// PCPU
module PCPU(
	input clock,
	input enable,
	input reset,
	input start,
	input [15:0] d_datain,
	input [15:0] i_datain,
	input [3:0] select_y,
	output wire [7:0] d_addr,
	output wire [15:0] d_dataout,
	output wire d_we,
	output wire [7:0] i_addr,
	output reg [15:0] y
);
Size in the first run: about 3,200 cells after synthesis, roughly 280 flip-flops, about 26,000 µm² of cells after synthesis.
make LEC_CHECK=0 CAP_MARGIN=20 CORE_MARGIN=2 CORE_UTILIZATION=40 SLEW_MARGIN=20 finish   # period 5.23 ns
run.sh (not shown) runs the stock make flow with config.mk's settings and CLKGATE_MAP_FILE=.
The starting point went through all stages and came out clean.
Then changed:
--- a/flow/config.mk
+++ b/flow/config.mk
@@ -7,5 +7,11 @@
 export LEC_CHECK = 0
+export ABC_AREA = 1
 export CAP_MARGIN = 20
+export CELL_PAD_IN_SITES_DETAIL_PLACEMENT = 2
+export CELL_PAD_IN_SITES_GLOBAL_PLACEMENT = 2
+export CORE_ASPECT_RATIO = 1.75
 export CORE_MARGIN = 2
-export CORE_UTILIZATION = 40
+export CORE_UTILIZATION = 59
+export GPL_TIMING_DRIVEN = 0
+export SETUP_SLACK_MARGIN = 0.82
 export SLEW_MARGIN = 20
==> flow/constraint.sdc (replaced) <==
create_clock -name core_clock -period 3.22 [get_ports {clock}]
set_input_delay 0.6440 -clock core_clock [delete_from_list [all_inputs] [get_ports {clock}]]
set_output_delay 0.6440 -clock core_clock [all_outputs]
set_load 0.01 [all_outputs]
The new run failed in global placement without I/O with GPL-0301. Area after synthesis drops slightly. Synthesized cell count came out higher by a quarter to a third. Die size decreases by a quarter to a third.
Then changed:
==> flow/config.mk (replaced) <==
export PLATFORM = sky130hd
export DESIGN_NAME = PCPU
export DESIGN_NICKNAME = PCPU
export VERILOG_FILES = /design/flow/design.v
export SDC_FILE = /design/flow/constraint.sdc
export NUM_CORES = 4
export LEC_CHECK = 0
export CAP_MARGIN = 20
export CORE_MARGIN = 2
export CORE_UTILIZATION = 40
export SLEW_MARGIN = 20
==> flow/constraint.sdc (replaced) <==
create_clock -name core_clock -period 5.5 [get_ports {clock}]
set_input_delay 1.1000 -clock core_clock [delete_from_list [all_inputs] [get_ports {clock}]]
set_output_delay 1.1000 -clock core_clock [all_outputs]
set_load 0.01 [all_outputs]
Outcome: With this change the flow completed with no timing, DRC or antenna violations; synthesized cell count is lower by 20%; area after synthesis rose by 1.8%; die area rises by 49%.
Then changed:
--- a/flow/config.mk
+++ b/flow/config.mk
@@ -8,4 +8,9 @@
 export CAP_MARGIN = 20
-export CORE_MARGIN = 2
-export CORE_UTILIZATION = 40
+export CELL_PAD_IN_SITES_DETAIL_PLACEMENT = 2
+export CELL_PAD_IN_SITES_GLOBAL_PLACEMENT = 1
+export CORE_MARGIN = 10
+export CORE_UTILIZATION = 70
+export CTS_CLUSTER_DIAMETER = 381
+export GPL_ROUTABILITY_DRIVEN = 1
+export GPL_TIMING_DRIVEN = 1
 export SLEW_MARGIN = 20
Now the flow ended with an error in global placement without I/O, error GPL-0301.
Synthesized area is unchanged.
Synthesized cell count stays the same.
Die area went down by 32%.

========
Starting RTL as in the previous note.
clock: 1.77 ns
lec_check: 0
cap_margin: 20
cell_pad_in_sites_detail_placement: 0
cell_pad_in_sites_global_placement: 0
core_aspect_ratio: 1.19
core_margin: 2
core_utilization: 61
cts_cluster_diameter: 378
cts_cluster_size: 48
gpl_routability_driven: 0
gpl_timing_driven: 1
hold_slack_margin: 0.13
max_routing_layer: met4
place_density_lb_addon: 0.01
setup_slack_margin: 0.52
slew_margin: 5
The first run never finished: it broke off in global routing.
Rerun with:
- CELL_PAD_IN_SITES_DETAIL_PLACEMENT: 0 -> default
- CELL_PAD_IN_SITES_GLOBAL_PLACEMENT: 0 -> default
- CORE_ASPECT_RATIO: 1.19 -> default
- CORE_UTILIZATION: 61 -> 66
- CTS_CLUSTER_DIAMETER: 378 -> default
- CTS_CLUSTER_SIZE: 48 -> default
- GPL_ROUTABILITY_DRIVEN: 0 -> default
- GPL_TIMING_DRIVEN: 1 -> default
- HOLD_SLACK_MARGIN: 0.13 -> default
- MAX_ROUTING_LAYER: met4 -> default
- PLACE_DENSITY_LB_ADDON: 0.01 -> default
- SETUP_SLACK_MARGIN: 0.52 -> default
- SLEW_MARGIN: 5 -> 20
- clock period: 1.77 -> 4.44 ns (I/O delays scaled with it)
What happened: This time the run reached the layout checks and failed them: setup timing; synthesized cell count does not change; die area drops by 7.4%; area after synthesis does not change.

========
Starting RTL as in the previous note.
// PCPU
module PCPU(
	input clock,
	input enable,
	input reset,
	input start,
	input [15:0] d_datain,
	input [15:0] i_datain,
	input [3:0] select_y,
	output wire [7:0] d_addr,
	output wire [15:0] d_dataout,
	output wire d_we,
	output wire [7:0] i_addr,
	output reg [15:0] y
);
reg state,next_state;
reg [7:0] pc;
reg [15:0] id_ir,ex_ir,mem_ir,wb_ir;
reg [15:0] reg_A, reg_B, reg_C, reg_C1, smdr, smdr1, ALUo; 
reg dw, zf, nf, cf, cin;
reg [15:0] gr[0:7];
assign d_dataout = smdr1;
assign d_we = dw;
assign d_addr = reg_C[7:0];
assign i_addr = pc;
always @(posedge clock or negedge reset)
	begin
		if (!reset)
			state <= 1'b0;
		else
			state <= next_state;
	end
always @(*)
	begin
		case (state)
			1'b0 : 
				if ((enable == 1'b1) && (start == 1'b1))  
					next_state <= 1'b1;
				else	
					next_state <= 1'b0;
			1'b1 :
				if ((enable == 1'b0) || (wb_ir[15:11] == 5'b00001)) 
					next_state <= 1'b0;
				else
					next_state <= 1'b1;
		endcase
	end
always @(posedge clock or negedge reset)
	begin
		if (!reset)
			begin
				id_ir <= 16'b0000_0000_0000_0000;
				pc <= 8'b0000_0000;
			end
		else if (state ==1'b1)
			begin	
            if((ex_ir[15:11] == 5'b11010 && zf == 1'b1) || (ex_ir[15:11] == 5'b11100 && nf == 1'b1)
				    ||(ex_ir[15:11] == 5'b11011 && zf == 1'b0) || (ex_ir[15:11] == 5'b11101 && nf == 1'b0)
					 ||(ex_ir[15:11] == 5'b11110 && cin == 1'b1) || (ex_ir[15:11] == 5'b11111 && cin == 1'b0)
					 || ex_ir[15:11] == 5'b11001)
					begin
					   pc <= ALUo[7:0];
					   id_ir <= 16'b0; 
				   end
				else if(id_ir[15:11] == 5'b11000)
				   begin
                  pc <= id_ir[7:0];	 
					   id_ir <= 16'b0;
               end
				else if(id_ir[15:11] == 5'b00001)  
					begin 
					   pc <= pc; 
					   id_ir <= id_ir; 
					end		
  ...
export LEC_CHECK = 0
export ABC_AREA = 1
export CAP_MARGIN = 15
export CELL_PAD_IN_SITES_DETAIL_PLACEMENT = 1
export CELL_PAD_IN_SITES_GLOBAL_PLACEMENT = 1
export CORE_ASPECT_RATIO = 0.85
export CORE_MARGIN = 6
export CORE_UTILIZATION = 27
export CTS_CLUSTER_SIZE = 44
export GPL_ROUTABILITY_DRIVEN = 0
export GPL_TIMING_DRIVEN = 1
export HOLD_SLACK_MARGIN = 0.13
export MAX_ROUTING_LAYER = met4
export PLACE_DENSITY_LB_ADDON = 0.03
export SETUP_SLACK_MARGIN = 0.87
export SLEW_MARGIN = 5
create_clock -name core_clock -period 5.14 [get_ports {clock}]
Next try:
- ABC_AREA: 1 -> default
- CAP_MARGIN: 15 -> 20
- CELL_PAD_IN_SITES_DETAIL_PLACEMENT: 1 -> default
- CELL_PAD_IN_SITES_GLOBAL_PLACEMENT: 1 -> default
- CORE_ASPECT_RATIO: 0.85 -> default
- CORE_MARGIN: 6 -> 2
- CORE_UTILIZATION: 27 -> 36
- CTS_CLUSTER_SIZE: 44 -> default
- GPL_ROUTABILITY_DRIVEN: 0 -> default
- GPL_TIMING_DRIVEN: 1 -> default
- HOLD_SLACK_MARGIN: 0.13 -> default
- MAX_ROUTING_LAYER: met4 -> default
- PLACE_DENSITY_LB_ADDON: 0.03 -> default
- SETUP_SLACK_MARGIN: 0.87 -> default
- SLEW_MARGIN: 5 -> 20
- clock period: 5.14 -> 8.7 ns (I/O delays scaled with it)
Effect:
- The new run ran to the end with no violations
- synthesized area climbs by about 1.8%
- wire length is lower by about 26%
- worst hold slack gains 0.017 ns
- die size goes down by 27%
- core utilization went up by 8.0 points
- cell area drops by about 3.3%
- non-clock buffer count is lower by 107
- power decreases by about 40%
- cell count shrinks by 23%
Next try:
- CAP_MARGIN: 20 -> 5
- CORE_UTILIZATION: 36 -> 72
- CTS_CLUSTER_SIZE: default -> 35
- PLACE_DENSITY: default -> 0.65
- SETUP_SLACK_MARGIN: default -> 0.53
- clock period: 8.7 -> 3.63 ns (I/O delays scaled with it)
The changed run aborted during global routing (5_1_grt).
Die area is lower by about 50%.
Synthesized area is unchanged.
Synthesized cell count does not change.
Next try:
- CAP_MARGIN: 5 -> 20
- CELL_PAD_IN_SITES_DETAIL_PLACEMENT: default -> 2
- CORE_ASPECT_RATIO: default -> 1.75
- CORE_UTILIZATION: 72 -> 59
- CTS_CLUSTER_SIZE: 35 -> default
- GPL_TIMING_DRIVEN: default -> 0
- PLACE_DENSITY: 0.65 -> default
- SETUP_SLACK_MARGIN: 0.53 -> default
- clock period: 3.63 -> 3.22 ns (I/O delays scaled with it)
=>
- This time the run stopped in detailed placement (3_5_place_dp) on DPL-0033
- die size rose by 22%
- synthesized cell count stays the same
- synthesized area stays the same
Next try:
- ABC_AREA: default -> 1
- CELL_PAD_IN_SITES_DETAIL_PLACEMENT: 2 -> 1
- CELL_PAD_IN_SITES_GLOBAL_PLACEMENT: default -> 2
- CTS_CLUSTER_SIZE: default -> 51
- GPL_ROUTABILITY_DRIVEN: default -> 0
- MAX_ROUTING_LAYER: default -> met4
- SETUP_SLACK_MARGIN: default -> 0.82
- SLEW_MARGIN: 20 -> 10
- TNS_END_PERCENT: default -> 35
With this change the flow aborted during global placement without I/O (3_1_place_gp_skip_io) on GPL-0301.
Synthesized cell count went up by 24%.
Synthesized area went down by 1.8%.
Die size went down by 1.8%.
Next try:
- ABC_AREA: 1 -> 0
- CELL_PAD_IN_SITES_DETAIL_PLACEMENT: 1 -> 0
- CELL_PAD_IN_SITES_GLOBAL_PLACEMENT: 2 -> default
- CORE_ASPECT_RATIO: 1.75 -> 0.76
- CORE_UTILIZATION: 59 -> 23
- CTS_CLUSTER_SIZE: 51 -> default
- GPL_ROUTABILITY_DRIVEN: 0 -> default
- PLACE_DENSITY_LB_ADDON: default -> 0.18
- SETUP_SLACK_MARGIN: 0.82 -> default
- SLEW_MARGIN: 10 -> 40
- TNS_END_PERCENT: 35 -> 95
- clock period: 3.22 -> 5.84 ns (I/O delays scaled with it)
After rerunning: With this change the flow reached the layout checks and failed them: setup timing; die size climbs to 2.6 times its value; synthesized cell count went down by about 20%; area after synthesis increases by 1.8%.
Power is estimated from default activity; no workload was simulated.
